Design top_module, start of the top module:
module top_module(
    input  wire        clkr,
    input  wire        rst,
    input  wire        rxr,
    input  wire [4:0]  btnr,
    output wire        spr,
    output wire [7:0]  hr,
    output wire [7:0]  mr,
    output wire [4:0]  date,
    output wire [4:0]  month,
    output wire [7:0]  year,
    output wire [6:0]  seg,
    output wire [3:0]  an,
    output wire        dp
);
    reg [4:0] btnr_prev;
    reg [4:0] btnr_sync;
    wire btn_time_edge;
    wire btn_date_edge;
    wire btn_stopwatch;
    wire btn_sw_reset;       
    wire btn_sw_startstop;   
    always @(posedge clkr) begin
        if (rst) begin
            btnr_sync <= 5'b0;
            btnr_prev <= 5'b0;
        end else begin
            btnr_sync <= btnr;
            btnr_prev <= btnr_sync;
        end
    end
    assign btn_time_edge = btnr_sync[0] && !btnr_prev[0];
    assign btn_date_edge = btnr_sync[1] && !btnr_prev[1];
    assign btn_stopwatch = btnr_sync[2];   
    assign btn_sw_reset = btnr_sync[3] && !btnr_prev[3];      
    assign btn_sw_startstop = btnr_sync[4] && !btnr_prev[4];  
    reg tx_start;
    reg [7:0] tx_data;
    wire tx_busy;
    wire tx_out;
    uart_tx #(
        .BAUD_RATE(9600),
        .CLOCK_FREQ(153_600)
    ) uart_tx_inst (
        .clk(clkr),
        .rst(rst),
        .tx_start(tx_start),
        .tx_data(tx_data),
        .tx(tx_out),
        .tx_busy(tx_busy)
    );
    assign spr = tx_out;
    reg [1:0] tx_state;
    localparam TX_IDLE = 0, TX_WAIT_BUSY = 1, TX_WAIT_DONE = 2;
    always @(posedge clkr) begin
        if (rst) begin
            tx_state <= TX_IDLE;
            tx_start <= 0;
        end else
        case(tx_state)
            TX_IDLE: begin
                tx_start <= 0;
                if (btn_time_edge) begin
                    tx_data <= 8'd0;
                    tx_start <= 1;
  ...
Size in the first run: ~1500 cells after synthesis, ~55 I/O pins, ~9900 um2 of cells after synthesis.
Settings: LEC_CHECK=0, ABC_AREA=1, CAP_MARGIN=20, CELL_PAD_IN_SITES_DETAIL_PLACEMENT=2, CELL_PAD_IN_SITES_GLOBAL_PLACEMENT=1, CORE_MARGIN=7, CORE_UTILIZATION=22, GPL_ROUTABILITY_DRIVEN=0, GPL_TIMING_DRIVEN=0, HOLD_SLACK_MARGIN=-0.09, MAX_ROUTING_LAYER=met4, MIN_ROUTING_LAYER=met2, PLACE_DENSITY=0.41, SETUP_SLACK_MARGIN=-0.21, SLEW_MARGIN=25, TNS_END_PERCENT=85; clock period 9.04 ns.
run.sh (not shown) runs the stock make flow with config.mk's settings and CLKGATE_MAP_FILE=.
Edit:
Settings changed: CELL_PAD_IN_SITES_DETAIL_PLACEMENT 2 to default, CELL_PAD_IN_SITES_GLOBAL_PLACEMENT 1 to default, CORE_MARGIN 7 to 2, CORE_UTILIZATION 22 to 65, GPL_ROUTABILITY_DRIVEN 0 to default, GPL_TIMING_DRIVEN 0 to default, HOLD_SLACK_MARGIN -0.09 to default, MAX_ROUTING_LAYER met4 to default, MIN_ROUTING_LAYER met2 to default, PLACE_DENSITY 0.41 to default, SETUP_SLACK_MARGIN -0.21 to default, SLEW_MARGIN 25 to 20, TNS_END_PERCENT 85 to default.
Clock period 9.04 ns to 4.92 ns, I/O delays scaled along.
What happened:
- This time the run produced a layout that fails on negative setup slack
- worst setup slack degrades by 1700 ps
- critical path depth increases by 2
- via count falls by 22%
- area after synthesis is unchanged
- final cell count drops by 12%
- cell area grows by 9.1%
- routed wire length fell by 26%
- global-route usage went up by 9.6 points
Edit:
Settings changed: ABC_AREA 1 to default, CORE_UTILIZATION 65 to 40.
Clock period 4.92 ns to 10.0 ns, I/O delays scaled along.
Now the flow finished clean.
Combinational power is lower by 94%.
Die area is higher by 66%.
Flip-flop count stays the same.

Setup of run A:
Starting RTL as in the previous note.
clock: 5.65 ns
lec_check: 0
abc_area: 1
cap_margin: 0
core_margin: 2
core_utilization: 70
cts_cluster_size: 15
place_density: 0.77
slew_margin: 20
Although it ran to completion, run A produced a layout that fails the final checks because of setup timing.
Modified inputs, run B compared to run A
Settings: SETUP_SLACK_MARGIN now -0.62, previously not set; PLACE_DENSITY no longer set, was 0.77; CTS_CLUSTER_DIAMETER now 357, previously not set; CTS_CLUSTER_SIZE now 50, was 15; ABC_AREA no longer set, was 1; the clock period (ns, I/O delays scaled along) now 7.82, was 5.65.
- Layout checks on run B: not met. Flow itself completed; violations: setup timing.
- Comparing run B and run A, relative contribution of combinational cells to total power is lower on run B.
- Post-synthesis simple-gate area fraction | run B below run A
- Run A → run B: area growth from synthesis to layout shrank by 13 points; fraction of synthesized cell area in xor and xnor cells grew by 1.4 points.
- Run comparison: run A cell with the biggest individual delay on the critical path dfxtp_2; run B cell with the biggest individual delay on the critical path clkdlybuf4s50_1
- Run B -> run A: final antenna-violating net count delta 0, exact match
- Taking run A as the reference, in run B sequential share of layout area +2.2 points, via count went down, number of gates given a new drive strength after cts now sits lower.
- Synthesis area per yosys: run B and run A compared, higher one is run B
- NOTE: internal power component in run B falls short of that of run A
### run B -> run C
Settings: clearing CTS_CLUSTER_DIAMETER, which used to be 357; swapping 0 for 20 in CAP_MARGIN; clearing SETUP_SLACK_MARGIN, which used to be -0.62; clearing CTS_CLUSTER_SIZE, which used to be 50; swapping 70 for 59 in CORE_UTILIZATION; swapping 7.82 for 5.14 in the clock period (ns, I/O delays scaled along).
--- outcome ---
- Run C: flow complete, layout not clean; failing: setup timing
- Clock network fraction of design power, run B and run C: lower on run C
- Sequential standard cell area across run B and run C: no real change.
- Maximum resistive drop on vdd: run C > run B
- On number of library cell types mapped by synthesis, run B and run C are basically level.
- On pre-placement core utilization, the higher figure sits with run B, not run C.
- Diff run B -> run C: wire length of the first global-routing pass now sits higher, total global routing track utilization now sits lower, placed cell count now sits higher.
- Run C vs run B on portion of total power attributed to combinational logic: run C is the higher one.
- Sort run B and run C by areal power density over the cells, descending, and run C comes first.
--- input diff run C..run D ---
Settings: CORE_UTILIZATION now 65, was 59; CTS_CLUSTER_SIZE now 73, previously not set; ABC_AREA now 1, previously not set; the clock period (ns, I/O delays scaled along) now 5.22, was 5.14.
### Flow results
[flow] run D | stages: complete | final checks: fail | reason: setup timing. Going from run C to run D, area of the synthesized netlist per yosys stat shrinks by about 3.2%. Run D vs. run C: required time at the worst-slack endpoint went up by 70 ps. Length of routed met2 wiring for run D: 0.31% up relative to run C. Run D against run C: combinational power share went up 27 points; number of stages on the worst setup path went up 64%; synthesized area went down 3.2%; average via count per standard cell went down 3.6%.
Power figures rest on the tool's default switching activity, not on a simulated workload.
